Design cordic, start of the top module:
module cordic #(
    parameter data_width = 16,
    parameter iterations = 15
    )(
    input clk,
    input reset_n,
    input logic signed [data_width-1:0] angle,
    input logic signed [data_width-1:0] x_i,
    input logic signed [data_width-1:0] y_i,
    output logic signed [data_width-1:0] cos,
    output logic signed [data_width-1:0] sin,
    input valid_in,
    output logic valid_out
    );
    logic signed [data_width-1:0] atan_table [0:iterations-1];
    assign atan_table[0]  = 'd12867;   
    assign atan_table[1]  = 'd7596;    
    assign atan_table[2]  = 'd4013;    
    assign atan_table[3]  = 'd2037;    
    assign atan_table[4]  = 'd1021;    
    assign atan_table[5]  = 'd511;     
    assign atan_table[6]  = 'd256;     
    assign atan_table[7]  = 'd128;     
    assign atan_table[8]  = 'd64;      
    assign atan_table[9]  = 'd32;      
    assign atan_table[10] = 'd16;      
  ...
Settings: LEC_CHECK=0, CAP_MARGIN=20, CELL_PAD_IN_SITES_GLOBAL_PLACEMENT=0, CORE_MARGIN=2, CORE_UTILIZATION=66, CTS_CLUSTER_DIAMETER=44, GPL_TIMING_DRIVEN=1, HOLD_SLACK_MARGIN=-0.04, MAX_ROUTING_LAYER=met5, SETUP_SLACK_MARGIN=-0.19, SLEW_MARGIN=20, TNS_END_PERCENT=50; clock period 3.32 ns.
run.sh (not shown) runs the stock make flow with config.mk's settings and CLKGATE_MAP_FILE=.
The baseline finished but fails on negative setup slack.
Then changed:
==> flow/config.mk (replaced) <==
export PLATFORM = sky130hd
export DESIGN_NAME = cordic
export DESIGN_NICKNAME = cordic
export VERILOG_FILES = /design/flow/design.v
export SDC_FILE = /design/flow/constraint.sdc
export NUM_CORES = 4
export LEC_CHECK = 0
export CAP_MARGIN = 20
export CELL_PAD_IN_SITES_GLOBAL_PLACEMENT = 1
export CORE_MARGIN = 2
export CORE_UTILIZATION = 63
export CTS_CLUSTER_DIAMETER = 44
export GPL_TIMING_DRIVEN = 1
export HOLD_SLACK_MARGIN = -0.04
export MAX_ROUTING_LAYER = met4
export SLEW_MARGIN = 20
export TNS_END_PERCENT = 50
==> flow/constraint.sdc (replaced) <==
create_clock -name core_clock -period 1.43 [get_ports {clk}]
set_input_delay 0.2860 -clock core_clock [delete_from_list [all_inputs] [get_ports {clk}]]
set_output_delay 0.2860 -clock core_clock [all_outputs]
set_load 0.01 [all_outputs]
Outcome:
- The changed run ended with an error in global routing
- die area went up by 4.7%
- synthesized area stays the same
- synthesized cell count does not change
Then changed:
==> flow/config.mk (replaced) <==
export PLATFORM = sky130hd
export DESIGN_NAME = cordic
export DESIGN_NICKNAME = cordic
export VERILOG_FILES = /design/flow/design.v
export SDC_FILE = /design/flow/constraint.sdc
export NUM_CORES = 4
export LEC_CHECK = 0
export CAP_MARGIN = 20
export CORE_MARGIN = 2
export CORE_UTILIZATION = 72
export CTS_CLUSTER_DIAMETER = 59
export MAX_ROUTING_LAYER = met4
export SLEW_MARGIN = 20
==> flow/constraint.sdc (replaced) <==
create_clock -name core_clock -period 3.09 [get_ports {clk}]
set_input_delay 0.6180 -clock core_clock [delete_from_list [all_inputs] [get_ports {clk}]]
set_output_delay 0.6180 -clock core_clock [all_outputs]
set_load 0.01 [all_outputs]
Effect: The changed run never finished: it broke off in global routing, error GRT-0232; die area drops by roughly a tenth; synthesized cell count is unchanged; area after synthesis does not change.
Then changed:
--- a/flow/config.mk
+++ b/flow/config.mk
@@ -8,6 +8,4 @@
 export CAP_MARGIN = 20
 export CORE_MARGIN = 2
-export CORE_UTILIZATION = 72
-export CTS_CLUSTER_DIAMETER = 59
-export MAX_ROUTING_LAYER = met4
+export CORE_UTILIZATION = 40
 export SLEW_MARGIN = 20
==> flow/constraint.sdc (replaced) <==
create_clock -name core_clock -period 4.0 [get_ports {clk}]
set_input_delay 0.8000 -clock core_clock [delete_from_list [all_inputs] [get_ports {clk}]]
set_output_delay 0.8000 -clock core_clock [all_outputs]
set_load 0.01 [all_outputs]
- The changed run went through all stages and came out clean
- area after synthesis is unchanged
- synthesized cell count stays the same
- die area rises by 79%

---

cordic again, from the RTL that the note above started with.
Settings: LEC_CHECK=0, CAP_MARGIN=20, CELL_PAD_IN_SITES_GLOBAL_PLACEMENT=1, CORE_ASPECT_RATIO=1.32, CORE_MARGIN=2, CORE_UTILIZATION=40, GPL_ROUTABILITY_DRIVEN=0, MAX_ROUTING_LAYER=met5, MIN_ROUTING_LAYER=met2, PLACE_DENSITY=0.45, SETUP_SLACK_MARGIN=-0.12, SLEW_MARGIN=10, TNS_END_PERCENT=10; clock period 4.0 ns.
The first run finished with timing, DRC and antenna clean.
Then changed:
CELL_PAD_IN_SITES_GLOBAL_PLACEMENT = unset   (was 1)
CORE_ASPECT_RATIO = unset   (was 1.32)
MAX_ROUTING_LAYER = met4   (was met5)
MIN_ROUTING_LAYER = unset   (was met2)
PLACE_DENSITY = unset   (was 0.45)
SETUP_SLACK_MARGIN = unset   (was -0.12)
SLEW_MARGIN = 20   (was 10)
TNS_END_PERCENT = unset   (was 10)
Outcome: Sequential share of layout area hardly moves. Count of clock-buffer cells in the layout goes up by 11. Area after synthesis does not change. Wire length shrinks by 19%. Core utilization decreases by 0.24 points. Via count decreases by 30%. Setup slack is better by 0.024 ns.

---

build 81:
The RTL this note starts from:
==> flow/design.v <==
module cordic #(
    parameter data_width = 16,
    parameter iterations = 15
    )(
    input clk,
    input reset_n,
    input logic signed [data_width-1:0] angle,
    input logic signed [data_width-1:0] x_i,
    input logic signed [data_width-1:0] y_i,
    output logic signed [data_width-1:0] cos,
    output logic signed [data_width-1:0] sin,
    input valid_in,
    output logic valid_out
    );
    logic signed [data_width-1:0] atan_table [0:iterations-1];
    assign atan_table[0]  = 'd12867;   
    assign atan_table[1]  = 'd7596;    
    assign atan_table[2]  = 'd4013;    
    assign atan_table[3]  = 'd2037;    
    assign atan_table[4]  = 'd1021;    
    assign atan_table[5]  = 'd511;     
    assign atan_table[6]  = 'd256;     
    assign atan_table[7]  = 'd128;     
    assign atan_table[8]  = 'd64;      
    assign atan_table[9]  = 'd32;      
    assign atan_table[10] = 'd16;      
    assign atan_table[11] = 'd8;       
    assign atan_table[12] = 'd4;       
    assign atan_table[13] = 'd2;       
    assign atan_table[14] = 'd1;       
    logic signed [data_width-1:0] x [0:iterations], y [0:iterations], z [0:iterations];
    logic [$clog2(iterations)-1:0] iteration;
    logic valid_pipe [0:iterations];
    always_ff @(posedge clk or negedge reset_n) begin
        if (!reset_n) begin
            x[0] <= 0;
            y[0] <= 0;
            z[0] <= 0;
            valid_pipe[0] <= 0;
        end else if (valid_in) begin
            case (angle[15:14])
                2'b00: begin
                    x[0] <= x_i;
                    y[0] <= y_i;
                    z[0] <= angle;
                end
                2'b01: begin
                    x[0] <= -y_i;
                    y[0] <= x_i;
                    z[0] <= {2'b00, angle[13:0]};
                end
                2'b10: begin
                    x[0] <= -x_i;
                    y[0] <= -y_i;
                    z[0] <= {2'b11, angle[13:0]};
                end
                2'b11: begin
                    x[0] <= y_i;
                    y[0] <= -x_i;
                    z[0] <= -angle;
                end
            endcase
            valid_pipe[0] <= 1;
        end else begin
            valid_pipe[0] <= 0;
        end
    end
    genvar i;
    generate
        for (i = 0; i < iterations; i = i + 1) begin : cordic_pipeline
            always_ff @(posedge clk or negedge reset_n) begin
                if (!reset_n) begin
                    x[i+1] <= 0;
                    y[i+1] <= 0;
                    z[i+1] <= 0;
                    valid_pipe[i+1] <= 0;
                end else if (valid_pipe[i]) begin
                    if (z[i] < 0) begin
                        x[i+1] <= x[i] + (y[i] >>> i);
                        y[i+1] <= y[i] - (x[i] >>> i);
                        z[i+1] <= z[i] + atan_table[i];
                    end else begin
                        x[i+1] <= x[i] - (y[i] >>> i);
                        y[i+1] <= y[i] + (x[i] >>> i);
                        z[i+1] <= z[i] - atan_table[i];
                    end
                    valid_pipe[i+1] <= 1;
                end else begin
                    valid_pipe[i+1] <= 0;
                end
            end
        end
    endgenerate
    assign cos = x[iterations];
    assign sin = y[iterations];
    assign valid_out = valid_pipe[iterations];
endmodule
clock: 2.31 ns
lec_check: 0
cap_margin: 20
cell_pad_in_sites_global_placement: 2
core_aspect_ratio: 1.32
core_margin: 2
core_utilization: 40
cts_cluster_size: 89
gpl_routability_driven: 0
max_routing_layer: met5
min_routing_layer: met2
place_density: 0.45
setup_slack_margin: -0.12
slew_margin: 0
tns_end_percent: 10
In build 81 the implementation completed, yet the final layout does not meet the checks, the culprit being DRC, setup timing.
Input-level comparison between build 3 and build 81:
# build 81
export LEC_CHECK = 0
export CAP_MARGIN = 20
export CELL_PAD_IN_SITES_GLOBAL_PLACEMENT = 2
export CORE_ASPECT_RATIO = 1.32
export CORE_MARGIN = 2
export CORE_UTILIZATION = 40
export CTS_CLUSTER_SIZE = 89
export GPL_ROUTABILITY_DRIVEN = 0
export MAX_ROUTING_LAYER = met5
export MIN_ROUTING_LAYER = met2
export PLACE_DENSITY = 0.45
export SETUP_SLACK_MARGIN = -0.12
export SLEW_MARGIN = 0
export TNS_END_PERCENT = 10
create_clock -name core_clock -period 2.31 [get_ports {clk}]
# build 3
export LEC_CHECK = 0
export CAP_MARGIN = 20
export CORE_MARGIN = 2
export CORE_UTILIZATION = 40
export GPL_ROUTABILITY_DRIVEN = 0
export MAX_ROUTING_LAYER = met4
export PLACE_DENSITY_LB_ADDON = 0.13
export SETUP_SLACK_MARGIN = -0.12
export SLEW_MARGIN = 10
export TNS_END_PERCENT = 10
create_clock -name core_clock -period 4.0 [get_ports {clk}]
==> results <==
- Build 3 ended with every stage complete and zero timing, DRC or antenna violations.
- Per the comparison of build 3 with build 81, post-route fraction of the period consumed by the critical path saw a decrease, number of well taps up 38.
- Relative to build 81, vias per cell has decreased by 1.9 in build 3.
- Diff build 81 and build 3: first-iteration DRC count lower in build 3
- NOTE final instance count without filler cells build 81->build 3 decreased by more than 10%
- Build 81 ended up with sky130_fd_sc_hd__dfrtp_1 as its cell at the slowest stage of the critical path; build 3 ended up with sky130_fd_sc_hd__nor4_1.
### build 3 -> build 56
# build 3
export LEC_CHECK = 0
export CAP_MARGIN = 20
export CORE_MARGIN = 2
export CORE_UTILIZATION = 40
export GPL_ROUTABILITY_DRIVEN = 0
export MAX_ROUTING_LAYER = met4
export PLACE_DENSITY_LB_ADDON = 0.13
export SETUP_SLACK_MARGIN = -0.12
export SLEW_MARGIN = 10
export TNS_END_PERCENT = 10
create_clock -name core_clock -period 4.0 [get_ports {clk}]
# build 56
export LEC_CHECK = 0
export CAP_MARGIN = 20
export CORE_MARGIN = 2
export CORE_UTILIZATION = 71
export CTS_CLUSTER_SIZE = 14
export SLEW_MARGIN = 20
create_clock -name core_clock -period 2.58 [get_ports {clk}]
### Flow results
- Build 56 is listed as incomplete: the tool reported an error in clock tree synthesis (4_1_cts) and the run ended there.
- Changes observed in build 56 relative to build 3: placement-stage worst setup slack decreased by 0.99 ns relative to the old numbers; detailed placement HPWL increased by 21000 um relative to the old numbers.
- Diff build 3 -> build 56: area inside the core boundary decreased 44%, area fraction in mux cells shows no meaningful change, flop and latch count out of synthesis flat, die outline area decreased about 43%, net count entering floorplan did not really move.
- Measured against build 56, the placed instance area of build 3 comes out at 0.850 times the reference value.
--- input diff build 56..build 75 ---
# build 56
export LEC_CHECK = 0
export CAP_MARGIN = 20
export CORE_MARGIN = 2
export CORE_UTILIZATION = 71
export CTS_CLUSTER_SIZE = 14
export SLEW_MARGIN = 20
create_clock -name core_clock -period 2.58 [get_ports {clk}]
# build 75
export LEC_CHECK = 0
export CAP_MARGIN = 20
export CORE_MARGIN = 2
export CORE_UTILIZATION = 71
export CTS_CLUSTER_DIAMETER = 215
export SETUP_SLACK_MARGIN = -0.25
export SLEW_MARGIN = 20
create_clock -name core_clock -period 2.82 [get_ports {clk}]
Results
FAIL build 75 @ global routing (5_1_grt): tool exited with error. Summary of build 75 over build 56: cell count after synthesis held steady, chip area estimate from yosys synthesis held steady, post-synthesis cell area held steady, share of flip-flops with an asynchronous set or reset held steady. In build 75 relative to build 56, cell count after placement had gone down by a few percent. Summary: placed wire-length estimate after detailed placement, build 75 better than build 56. Compared with build 56, in build 75 instance area after placement lost 0.0033 mm2; y dimension of the die ~0 delta; post-placement setup slack increased 0.24 ns.
